Design EQ_Engine, start of the top module:
module EQ_Engine(clk, rst_n, lft_lp_out, rght_lp_out, lft_b1_out, rght_b1_out, lft_b2_out, rght_b2_out, lft_b3_out, rght_b3_out, lft_hp_out, rght_hp_out, aud_out_lft, aud_out_rght, POT_LP, POT_B1, POT_B2, POT_B3, POT_HP, VOL_POT);
input clk, rst_n;
input [11:0] POT_LP, POT_B1, POT_B2, POT_B3, POT_HP, VOL_POT;
input signed [15:0] lft_lp_out, rght_lp_out, lft_b1_out, rght_b1_out, lft_b2_out, rght_b2_out, lft_b3_out, rght_b3_out, lft_hp_out, rght_hp_out;
output [15:0] aud_out_lft, aud_out_rght;
logic signed [15:0] scaled_lp_lft, scaled_b1_lft, scaled_b2_lft, scaled_b3_lft, scaled_hp_lft, scaled_lp_rght, scaled_b1_rght, scaled_b2_rght, scaled_b3_rght, scaled_hp_rght;
logic signed [15:0] scaled_lp_lft_ff, scaled_b1_lft_ff, scaled_b2_lft_ff, scaled_b3_lft_ff, scaled_hp_lft_ff, scaled_lp_rght_ff, scaled_b1_rght_ff, scaled_b2_rght_ff, scaled_b3_rght_ff, scaled_hp_rght_ff;
logic signed [15:0] band_scale_sum_lft_ff, band_scale_sum_rght_ff, band_scale_sum_rght, band_scale_sum_lft;
logic signed [28:0] aud_out_mult_lft, aud_out_mult_rght;
band_scale bsleftlp(.POT(POT_LP), .audio(lft_lp_out), .scaled(scaled_lp_lft_ff), .clk(clk), .rst_n(rst_n));
band_scale bsleftb1(.POT(POT_B1), .audio(lft_b1_out), .scaled(scaled_b1_lft_ff), .clk(clk), .rst_n(rst_n));
band_scale bsleftb2(.POT(POT_B2), .audio(lft_b2_out), .scaled(scaled_b2_lft_ff), .clk(clk), .rst_n(rst_n));
band_scale bsleftb3(.POT(POT_B3), .audio(lft_b3_out), .scaled(scaled_b3_lft_ff), .clk(clk), .rst_n(rst_n));
band_scale bslefthp(.POT(POT_HP), .audio(lft_hp_out), .scaled(scaled_hp_lft_ff), .clk(clk), .rst_n(rst_n));
assign band_scale_sum_lft_ff = (scaled_lp_lft + scaled_b1_lft + scaled_b2_lft + scaled_b3_lft + scaled_hp_lft);
  ...
For scale: roughly 12,000 cells after synthesis, ~250 flip-flops, roughly 270 I/O pins, about 110,000 um2 of cells after synthesis.
make LEC_CHECK=0 CAP_MARGIN=20 CELL_PAD_IN_SITES_DETAIL_PLACEMENT=1 CELL_PAD_IN_SITES_GLOBAL_PLACEMENT=1 CORE_ASPECT_RATIO=0.99 CORE_MARGIN=2 CORE_UTILIZATION=45 CTS_CLUSTER_DIAMETER=179 CTS_CLUSTER_SIZE=26 GPL_TIMING_DRIVEN=0 MIN_ROUTING_LAYER=met2 PLACE_DENSITY=0.6 SLEW_MARGIN=30 finish   # period 14.9 ns
run.sh (not shown) runs the stock make flow with config.mk's settings and CLKGATE_MAP_FILE=.
Rerun with:
Settings changed: CAP_MARGIN 20 to 10, CELL_PAD_IN_SITES_DETAIL_PLACEMENT 1 to not set, CELL_PAD_IN_SITES_GLOBAL_PLACEMENT 1 to not set, CORE_ASPECT_RATIO 0.99 to not set, CORE_UTILIZATION 45 to 72, CTS_CLUSTER_DIAMETER 179 to not set, CTS_CLUSTER_SIZE 26 to not set, GPL_TIMING_DRIVEN 0 to not set, MIN_ROUTING_LAYER met2 to not set, PLACE_DENSITY 0.6 to not set, SETUP_SLACK_MARGIN set to 0.86, SLEW_MARGIN 30 to 20.
Clock period 14.9 ns to 6.47 ns, I/O delays scaled along.
Effect: Now the flow finished with negative setup slack left; clock-buffer cell count grows by 19; synthesized area stays the same; sequential share of layout area decreases by 0.65 points.
Rerun with:
Settings changed: CAP_MARGIN 10 to 20, CELL_PAD_IN_SITES_GLOBAL_PLACEMENT set to 2, CORE_UTILIZATION 72 to 31, CTS_CLUSTER_DIAMETER set to 39, CTS_CLUSTER_SIZE set to 81, GPL_ROUTABILITY_DRIVEN set to 0, MAX_ROUTING_LAYER set to met4, PLACE_DENSITY_LB_ADDON set to 0.12, SETUP_SLACK_MARGIN 0.86 to not set, TNS_END_PERCENT set to 20.
Clock period 6.47 ns to 8.93 ns, I/O delays scaled along.
The new run completed and failed the layout checks on negative setup slack.
Worst hold slack gains 0.098 ns.
Critical path depth went down by 1.
Clock-buffer cell count went up by 47.
Die area went up by about 130%.
Cell count went up by 9.6%.
Cell area went down by about 7.5%.
Sequential cell count stays the same.
Wire length went down by 1.4%.
Rerun with:
Settings changed: CAP_MARGIN 20 to 5, CELL_PAD_IN_SITES_GLOBAL_PLACEMENT 2 to not set, CORE_UTILIZATION 31 to 68, CTS_CLUSTER_DIAMETER 39 to 31, CTS_CLUSTER_SIZE 81 to 24, GPL_ROUTABILITY_DRIVEN 0 to not set, MAX_ROUTING_LAYER met4 to not set, PLACE_DENSITY set to 0.6, PLACE_DENSITY_LB_ADDON 0.12 to not set, TNS_END_PERCENT 20 to not set.
Clock period 8.93 ns to 6.68 ns, I/O delays scaled along.
The changed run produced a layout that fails on negative setup slack.
Die area drops by 54%.
Via count climbs by 11%.
Wire length drops by about 8%.
Global-route usage climbs by 17 points.
Cell count drops by about 8%.
Non-clock buffer count climbs by 1171.
Setup slack gets worse by 1.4 ns.
Synthesized area stays the same.
Utilization climbs by 47 points.
Cell area climbs by 6.8%.
Sequential cell count is unchanged.
Rerun with:
Settings changed: ABC_AREA set to 1, CAP_MARGIN 5 to 20, CORE_UTILIZATION 68 to 61, CTS_CLUSTER_DIAMETER 31 to 254, CTS_CLUSTER_SIZE 24 to not set.
Clock period 6.68 ns to 5.18 ns, I/O delays scaled along.
Result:
- The new run ran to the end with violations: negative setup slack
- final cell count climbs by 31%
- sequential cell count stays the same
- global-route usage decreases by 0.36 points
- non-clock buffer count rises by 835
- first-iteration DRC count climbs by about 60%
- cell area came out higher by 21%
- routed wire length went up by 27%
Rerun with:
Settings changed: ABC_AREA 1 to not set, CAP_MARGIN 20 to 10, CORE_UTILIZATION 61 to 72, CTS_CLUSTER_DIAMETER 254 to not set, CTS_CLUSTER_SIZE set to 21, PLACE_DENSITY 0.6 to not set, SETUP_SLACK_MARGIN set to 0.86.
Clock period 5.18 ns to 6.51 ns, I/O delays scaled along.
After rerunning:
- The changed run finished with negative setup slack left
- flip-flop count stays the same
- synthesized cell count is lower by 23%
- critical path depth does not change
- design area fell by 17%
- register-to-register slack is better by 0.20 ns
